## build 35
Design ieee754multiplier, start of the top module:
module ieee754multiplier (
    input logic clk, rst_n,
    input logic [31:0] a_i,
    input logic [31:0] b_i,
    input logic start_i,
    output logic done_o,
    output logic nan_o,
    output logic inifinit_o,
    output logic overflow_o,
    output logic underflow_o,
    output logic [31:0] product_o
);
For scale: roughly 3600 cells after synthesis, about 140 flip-flops, roughly 100 I/O pins, roughly 0.027 mm2 of cells after synthesis.
clock: 5.04 ns
lec_check: 0
abc_area: 1
cap_margin: 20
core_margin: 2
core_utilization: 72
setup_slack_margin: 0.44
slew_margin: 20
tns_end_percent: 5
run.sh (not shown) runs the stock make flow with config.mk's settings and CLKGATE_MAP_FILE=.
For build 35, the flow was terminated by a tool error in global routing and produced no final design.
[inputs] build 87 vs build 35
Settings: swapping 72 for 65 in CORE_UTILIZATION; clearing SETUP_SLACK_MARGIN, which used to be 0.44; clearing TNS_END_PERCENT, which used to be 5; putting CTS_CLUSTER_SIZE at 95 where nothing was set; swapping 5.04 for 3.48 in the clock period (ns, I/O delays scaled along).
==> results <==
- The flow for build 87 finished, though final verification flagged setup timing.
- FAIL build 35 @ global routing: tool exited with error
- Looking at number of gates resized after cts, build 87 sits above build 35.
- | number of setup buffers added after CTS | higher: build 87 |
- Build 35 fits on a die that is smaller than the die of build 87.
- Re area inside the core boundary: build 35 and build 87 aren't equal, and the lower value belongs to build 35.
Setup changes, build 87 to build 88
Settings: removing CTS_CLUSTER_SIZE (formerly 95); removing ABC_AREA (formerly 1); changing CORE_UTILIZATION from 65 to 50; changing the clock period (ns, I/O delays scaled along) from 3.48 to 8.35.
==> results <==
No stage failed in build 88, and the final checks on the layout all came back clean. The met2 track demand over resource in build 88 sits 15 points below the value recorded for build 87. Compared with build 87, build 88 shows final area that has gone down by more than 10%. Build 88 — number of stages on the worst setup path 31% lower, build 87 as reference. Comparing number of tap cells inserted for build 88 and build 87, the bigger number came from build 88. Mapped cell area in build 88 is about 6.6% below build 87. From build 87 to build 88 the numbers moved as follows: synthesized cell count dropped 24%; area fraction in mux cells increased by 3.6 points relative to the old numbers; number of buffers inserted to repair setup after CTS dropped 43; setup slack higher. Build 87 has higher count of clock buffers in the final design than build 88. The post-route core utilization of build 88 falls short of that of build 87 by 25 points.


Starting RTL as in the previous note.
==> flow/design.v (excerpt) <==
module ieee754multiplier (
    input logic clk, rst_n,
    input logic [31:0] a_i,
    input logic [31:0] b_i,
    input logic start_i,
    output logic done_o,
    output logic nan_o,
    output logic inifinit_o,
    output logic overflow_o,
    output logic underflow_o,
    output logic [31:0] product_o
);
clock: 6.8 ns
lec_check: 0
cap_margin: 15
core_margin: 2
core_utilization: 72
cts_cluster_size: 36
hold_slack_margin: -0.1
slew_margin: 20
The baseline finished but failed the layout checks on setup timing.
Change:
--- a/flow/config.mk
+++ b/flow/config.mk
@@ -7,7 +7,5 @@
 export LEC_CHECK = 0
-export CAP_MARGIN = 15
+export CAP_MARGIN = 0
 export CORE_MARGIN = 2
 export CORE_UTILIZATION = 72
-export CTS_CLUSTER_SIZE = 36
-export HOLD_SLACK_MARGIN = -0.1
 export SLEW_MARGIN = 20
==> flow/constraint.sdc (replaced) <==
create_clock -name core_clock -period 6.22 [get_ports {clk}]
set_input_delay 1.2440 -clock core_clock [delete_from_list [all_inputs] [get_ports {clk}]]
set_output_delay 1.2440 -clock core_clock [all_outputs]
set_load 0.01 [all_outputs]
What happened:
- The changed run produced a layout that fails on setup timing
- setup slack degrades by 540 ps
- global-route usage climbs by 4.2 points
- critical path depth is lower by 2
- die area is unchanged
- first-iteration DRC count is higher by a quarter to a third
- cell area climbs by a few percent
- synthesized area does not change
- fmax goes up slightly
- count of clock-buffer cells in the layout went down by 1
Change:
--- a/flow/config.mk
+++ b/flow/config.mk
@@ -7,5 +7,6 @@
 export LEC_CHECK = 0
-export CAP_MARGIN = 0
+export CAP_MARGIN = 40
 export CORE_MARGIN = 2
 export CORE_UTILIZATION = 72
+export CTS_CLUSTER_DIAMETER = 258
 export SLEW_MARGIN = 20
The changed run completed and failed the layout checks on setup timing.
Setup slack loses 420 ps.
Non-clock buffer count climbs by 17.
Sequential share of layout area is about the same.
Area after synthesis does not change.
Utilization came out higher by 0.16 points.
Via count rose by 4.2%.
Change:
--- a/flow/config.mk
+++ b/flow/config.mk
@@ -7,6 +7,5 @@
 export LEC_CHECK = 0
-export CAP_MARGIN = 40
+export CAP_MARGIN = 20
 export CORE_MARGIN = 2
-export CORE_UTILIZATION = 72
-export CTS_CLUSTER_DIAMETER = 258
+export CORE_UTILIZATION = 23
 export SLEW_MARGIN = 20
==> flow/constraint.sdc (replaced) <==
create_clock -name core_clock -period 8.35 [get_ports {clk}]
set_input_delay 1.6700 -clock core_clock [delete_from_list [all_inputs] [get_ports {clk}]]
set_output_delay 1.6700 -clock core_clock [all_outputs]
set_load 0.01 [all_outputs]
Effect:
- The new run ran to the end with no violations
- first-iteration DRC count falls by 74%
- sequential share of layout area rises by 0.88 points
- final area falls by about 8%
- worst hold slack is about the same
- final cell count rises by about 18%


Setup of pepper:
ieee754multiplier again, from the RTL that the note above started with.
Design ieee754multiplier, start of the top module:
module ieee754multiplier (
    input logic clk, rst_n,
    input logic [31:0] a_i,
    input logic [31:0] b_i,
    input logic start_i,
    output logic done_o,
    output logic nan_o,
    output logic inifinit_o,
    output logic overflow_o,
    output logic underflow_o,
    output logic [31:0] product_o
);
clock: 8.62 ns
lec_check: 0
abc_area: 1
cap_margin: 40
cell_pad_in_sites_detail_placement: 2
cell_pad_in_sites_global_placement: 2
core_aspect_ratio: 1.26
core_margin: 10
core_utilization: 32
cts_cluster_diameter: 88
cts_cluster_size: 69
gpl_routability_driven: 0
gpl_timing_driven: 1
max_routing_layer: met4
place_density: 0.48
setup_slack_margin: 1.16
slew_margin: 10
tns_end_percent: 55
pepper | stages: all done | timing, DRC, antenna: all pass
Modified inputs, ember compared to pepper
# pepper
export LEC_CHECK = 0
export ABC_AREA = 1
export CAP_MARGIN = 40
export CELL_PAD_IN_SITES_DETAIL_PLACEMENT = 2
export CELL_PAD_IN_SITES_GLOBAL_PLACEMENT = 2
export CORE_ASPECT_RATIO = 1.26
export CORE_MARGIN = 10
export CORE_UTILIZATION = 32
export CTS_CLUSTER_DIAMETER = 88
export CTS_CLUSTER_SIZE = 69
export GPL_ROUTABILITY_DRIVEN = 0
export GPL_TIMING_DRIVEN = 1
export MAX_ROUTING_LAYER = met4
export PLACE_DENSITY = 0.48
export SETUP_SLACK_MARGIN = 1.16
export SLEW_MARGIN = 10
export TNS_END_PERCENT = 55
create_clock -name core_clock -period 8.62 [get_ports {clk}]
# ember
export LEC_CHECK = 0
export CAP_MARGIN = 20
export CORE_MARGIN = 2
export CORE_UTILIZATION = 66
export SLEW_MARGIN = 20
create_clock -name core_clock -period 7.4 [get_ports {clk}]
==> comparison <==
ember ran to completion and came out clean on the timing, DRC and antenna checks.
In the metrics for ember and pepper, the one carrying the higher endpoint arrival time on the critical path is ember.
NOTE: sequential share of layout area in ember exceeds that of pepper
Compared with pepper, ember shows a lower setup slack.
Looking at worst-path cell with the longest stage delay, the dfrtp_2 result is from pepper; the dfrtp_1 one comes from ember.
Design area down 5.6% in ember wrt pepper
Relative to ember, the following input files were edited for juniper:
# ember
export LEC_CHECK = 0
export CAP_MARGIN = 20
export CORE_MARGIN = 2
export CORE_UTILIZATION = 66
export SLEW_MARGIN = 20
create_clock -name core_clock -period 7.4 [get_ports {clk}]
# juniper
export LEC_CHECK = 0
export ABC_AREA = 1
export CAP_MARGIN = 20
export CORE_MARGIN = 2
export CORE_UTILIZATION = 72
export SETUP_SLACK_MARGIN = -0.48
export SLEW_MARGIN = 20
export TNS_END_PERCENT = 10
create_clock -name core_clock -period 5.12 [get_ports {clk}]
--- outcome ---
- ember | status: complete | timing, DRC, antenna: pass
- juniper: aborted in 5_1_grt (tool error)
- Comparing ember and juniper, the higher floorplan core density is on juniper.
- juniper vs. ember: instance area after placement rose 3100 sq um; post-cts resize count rose 77; last weighted congestion value of the routability-driven placer has increased; area of the chip went down; detailed-placement wirelength estimate moved up.
Setup changes, juniper to violet
# juniper
export LEC_CHECK = 0
export ABC_AREA = 1
export CAP_MARGIN = 20
export CORE_MARGIN = 2
export CORE_UTILIZATION = 72
export SETUP_SLACK_MARGIN = -0.48
export SLEW_MARGIN = 20
export TNS_END_PERCENT = 10
create_clock -name core_clock -period 5.12 [get_ports {clk}]
# violet
export LEC_CHECK = 0
export CAP_MARGIN = 40
export CORE_MARGIN = 2
export CORE_UTILIZATION = 72
export SETUP_SLACK_MARGIN = -0.6
export SLEW_MARGIN = 20
create_clock -name core_clock -period 6.22 [get_ports {clk}]
--- outcome ---
Layout checks on violet: not met. Flow itself completed; violations: negative setup slack. Where overall die area is concerned, juniper is outperformed by violet. The higher Yosys chip area came out of juniper. Diff juniper -> violet | number of placed cells counting well taps | down by more than 10%. For the number of standard cells reported by yosys, violet came in 872 lower than juniper did. Relative to juniper, the instance area at placement measured on violet has decreased by a few percent. Relative to juniper, horizontal die dimension decreased by about 3.3% in violet. Synthesized cell count | violet below juniper. For the post-synthesis share of cell area spent on xor and xnor gates, violet came in 0.95 points higher than juniper did. Status: port buffer count parity (juniper, violet). Number of gates resized after CTS: violet > juniper. ~same share of flip-flops with an asynchronous set or reset after synthesis in violet and juniper.


Setup of north:
ieee754multiplier again, from the RTL that the note above started with.
Settings: LEC_CHECK=0, CAP_MARGIN=40, CELL_PAD_IN_SITES_DETAIL_PLACEMENT=0, CORE_ASPECT_RATIO=0.93, CORE_MARGIN=2, CORE_UTILIZATION=32, CTS_CLUSTER_DIAMETER=308, CTS_CLUSTER_SIZE=14, GPL_TIMING_DRIVEN=1, MAX_ROUTING_LAYER=met5, PLACE_DENSITY=0.48, SETUP_SLACK_MARGIN=1.16, SLEW_MARGIN=25; clock period 9.79 ns.
Input changes introduced in south (baseline for comparison: north):
Settings: PLACE_DENSITY now 0.64, was 0.48; CORE_UTILIZATION now 70, was 32; CTS_CLUSTER_DIAMETER now 362, was 308; the clock period (ns, I/O delays scaled along) now 14.2, was 9.79.
Findings:
In south the sequential portion of the cell area turned out 0.38 points higher than in north.
Row count of buffering cells on the critical path with inverters included: south higher / north lower
Relative to north, count of clock-buffer cells in the layout decreased by 1 in south.
Final weighted congestion of routability-driven global placement, south and north: larger value in south
Compare south and north | minimum clock period after layout lower: north
From north to south the numbers moved as follows: row count lower, area fraction in and, or, nand and nor cells roughly the same.
Inputs modified between south and east:
Settings: swapping 1.16 for -0.98 in SETUP_SLACK_MARGIN; swapping 0.64 for 0.89 in PLACE_DENSITY; swapping 362 for 308 in CTS_CLUSTER_DIAMETER; swapping 70 for 32 in CORE_UTILIZATION; putting TNS_END_PERCENT at 15 where nothing was set; swapping 14.2 for 9.79 in the clock period (ns, I/O delays scaled along).
### Flow results
Wire length: east > south
east completed every stage of the flow, and the final layout passed the timing, DRC and antenna checks.
Inputs modified between east and west:
Settings: a change of CORE_UTILIZATION from 32 to 70; a change of SETUP_SLACK_MARGIN from -0.98 to -0.88; a deleted TNS_END_PERCENT that had been 15; a change of CAP_MARGIN from 40 to 0; a deleted PLACE_DENSITY that had been 0.89; a change of the clock period (ns, I/O delays scaled along) from 9.79 to 14.2.
==> results <==
west vs east, capturing element of the worst setup path: exponent_hi_r[0]$_DFFE_PN0P_ vs product_r[5]$_DFFE_PN0P_
Critical path depth in west vs east: up 1
east → west: number of antenna violations at the first check in global routing +1, number of inserted diodes increased by 1 relative to the old numbers, total non-filler cell area in the finished layout fell by about 3.4%.
When the final numbers for west and east were put side by side, the post-route fraction of the period consumed by the critical path turned out to be smaller in west.
